## build 93
==> flow/design.v (excerpt) <==
module Cfu (
  input               cmd_valid,
  output              cmd_ready,
  input      [9:0]    cmd_payload_function_id,
  input      [31:0]   cmd_payload_inputs_0,
  input      [31:0]   cmd_payload_inputs_1,
  output reg          rsp_valid,
  input               rsp_ready,
  output reg [31:0]   rsp_payload_outputs_0,
  input               reset,
  input               clk
);
wire  [2:0] opcode;
wire  is_setting_mode, is_resetting_acc, is_accumlating, is_loading_upper;
reg         mode;  
reg   [31:0] upper_bitblade_in_a;
reg   [31:0] upper_bitblade_in_b;
wire  [63:0] bitblade_in_a;
wire  [63:0] bitblade_in_b;
wire  [31:0] bitblade_out_c;
assign opcode = cmd_payload_function_id[2:0];
assign is_setting_mode =  (cmd_valid) && (opcode == 0);
assign is_resetting_acc = (cmd_valid) && (opcode == 1);
assign is_loading_upper = (cmd_valid) && (opcode == 2);
assign is_accumlating =   (cmd_valid) && (opcode == 3);
always @(posedge clk) begin
  if (reset)
    mode <= 0;  
  else if (is_setting_mode)
    mode <= cmd_payload_function_id[3];
end
assign cmd_ready = ~rsp_valid;
always @(posedge clk) begin
  if (reset)          rsp_valid <= 1'b0;
  else if (rsp_valid) rsp_valid <= ~rsp_ready;   
  else if (cmd_valid) rsp_valid <= 1'b1;         
end
always @(posedge clk) begin
  if (reset)
    rsp_payload_outputs_0 <= 32'b0;
  else if (is_resetting_acc)
    rsp_payload_outputs_0 <= 32'b0;
  else if (is_accumlating)
    rsp_payload_outputs_0 <= rsp_payload_outputs_0 + bitblade_out_c;
end
always @(posedge clk) begin
  if (reset)                  upper_bitblade_in_a <= 0;
  else if (is_loading_upper)  upper_bitblade_in_a <= cmd_payload_inputs_0;
end
always @(posedge clk) begin
  if (reset)                  upper_bitblade_in_b <= 0;
  else if (is_loading_upper)  upper_bitblade_in_b <= cmd_payload_inputs_1;
end
assign bitblade_in_a = {upper_bitblade_in_a, cmd_payload_inputs_0};
assign bitblade_in_b = {upper_bitblade_in_b, cmd_payload_inputs_1};
Bitblade bitblade(
  ...
Size: roughly 2300 cells after synthesis, roughly 17000 um^2 of cells after synthesis.
==> flow/config.mk <==
export PLATFORM = sky130hd
export DESIGN_NAME = Cfu
export DESIGN_NICKNAME = Cfu
export VERILOG_FILES = /design/flow/design.v
export SDC_FILE = /design/flow/constraint.sdc
export NUM_CORES = 4
export LEC_CHECK = 0
export ABC_AREA = 1
export CAP_MARGIN = 20
export CELL_PAD_IN_SITES_DETAIL_PLACEMENT = 1
export CELL_PAD_IN_SITES_GLOBAL_PLACEMENT = 1
export CORE_ASPECT_RATIO = 1.4
export CORE_MARGIN = 7
export CORE_UTILIZATION = 19
export CTS_CLUSTER_DIAMETER = 113
export CTS_CLUSTER_SIZE = 45
export GPL_ROUTABILITY_DRIVEN = 1
export GPL_TIMING_DRIVEN = 0
export HOLD_SLACK_MARGIN = -0.02
export MAX_ROUTING_LAYER = met4
export MIN_ROUTING_LAYER = met1
export PLACE_DENSITY_LB_ADDON = 0.08
export SLEW_MARGIN = 15
==> flow/constraint.sdc <==
create_clock -name core_clock -period 8.71 [get_ports {clk}]
set_input_delay 1.7420 -clock core_clock [delete_from_list [all_inputs] [get_ports {clk}]]
set_output_delay 1.7420 -clock core_clock [all_outputs]
set_load 0.01 [all_outputs]
run.sh (not shown) runs the stock make flow with config.mk's settings and CLKGATE_MAP_FILE=.
Build 93 finished all stages; layout check result: FAIL, due to negative setup slack.
Modified inputs, build 85 compared to build 93
Settings: CORE_ASPECT_RATIO no longer set, was 1.4; ABC_AREA no longer set, was 1; MIN_ROUTING_LAYER no longer set, was met1; CELL_PAD_IN_SITES_GLOBAL_PLACEMENT no longer set, was 1; GPL_TIMING_DRIVEN no longer set, was 0; CORE_MARGIN now 2, was 7; CORE_UTILIZATION now 59, was 19; CELL_PAD_IN_SITES_DETAIL_PLACEMENT no longer set, was 1; MAX_ROUTING_LAYER no longer set, was met4; SLEW_MARGIN now 20, was 15; PLACE_DENSITY_LB_ADDON no longer set, was 0.08; CTS_CLUSTER_DIAMETER no longer set, was 113; CTS_CLUSTER_SIZE no longer set, was 45; GPL_ROUTABILITY_DRIVEN no longer set, was 1; HOLD_SLACK_MARGIN no longer set, was -0.02; the clock period (ns, I/O delays scaled along) now 9.07, was 8.71.
- Not one of build 93 and build 85 finished clean.
- Build 85 finished every stage; the final checks, however, were not passed, the failures being negative setup slack.
- In build 93 the implementation ran to completion but is not tape-out ready, as the final checks report negative setup slack.
- Going from build 93 to build 85, the cell total in the yosys stat output was found to have gone down by 500.
- Build 93 leaves more setup margin than build 85.
- Build 93 → build 85: overall die area lost about 70%; compound-cell area share of the yosys netlist picked up an extra 10 points; weighted congestion reported at the end of routability-driven placement picked up an extra 17%; clock latency of the later-clocked register in the worst-skew pair lost 40 ps.
- Wire length went down by more than 10% going from build 93 to build 85.
- The standard cells in build 85 occupy less silicon area than those in build 93 do.
- Compared with build 93, area of the mapped netlist in build 85 decreased by a few percent.
- Portion of the clock cycle consumed by the worst path in the final layout ends up lower on build 93.
Relative to build 85, the following input files were edited for build 56:
Settings: CORE_UTILIZATION now 71, was 59; PLACE_DENSITY_LB_ADDON now 0.24, previously not set; the clock period (ns, I/O delays scaled along) now 13.3, was 9.07.
Notes after the runs:
Build 56 did not finish: a tool error stopped it during global routing (5_1_grt). No crash in build 85: every stage finished, but the layout fails its final checks due to negative setup slack. Lower count of placed standard cells including taps goes to build 56 over build 85. From build 56 to build 85, synthesized area did not move at all. Compared build 85 against build 56; post-synthesis chip area from yosys within noise. Measured against build 85, the horizontal die dimension of build 56 comes out at 0.914 times the reference value. Per the comparison of build 56 with build 85, placeable core area shows a reduction of 18%; core utilization before placement shows an increase of 13 points. Between build 85 and build 56, the number of sinks driven by the clock tree figures differ only marginally. Per the comparison of build 56 with build 85, die area went down 4700 um^2, number of instances in the synthesized netlist held, final weighted congestion of routability-driven global placement went down 5.0%.
The inputs of build 41 differ from those of build 56 as listed below.
Settings: CORE_UTILIZATION changed from 71 to 66; PLACE_DENSITY_LB_ADDON removed (was 0.24); the clock period (ns, I/O delays scaled along) changed from 13.3 to 11.2.
Build 41 completed end to end; final checks failed (negative setup slack).
Total core area (build 41 over build 56): increase, about 9%
Compared to build 56, build 41 has standard-cell row count about 5.6% higher.
There was hardly any difference in combined area of all synthesized cells between build 41 and build 56.
Between build 41 and build 56, the post-synthesis mux area share figures differ only marginally.
From build 56 to build 41, xor-xnor portion of the synthesized cell area did not move at all.
Against build 56, build 41 comes in 32 higher on number of cells upsized or downsized after cts.
Higher total half-perimeter wirelength after legalization and detailed placement was reported by build 41, not build 56.
In the reports for build 56 and build 41, the larger die area belongs to build 41.
Build 41 against build 56: area after detailed placement up 780 um^2; cell total in the yosys stat output flat; total cell area reported by yosys after synthesis flat.
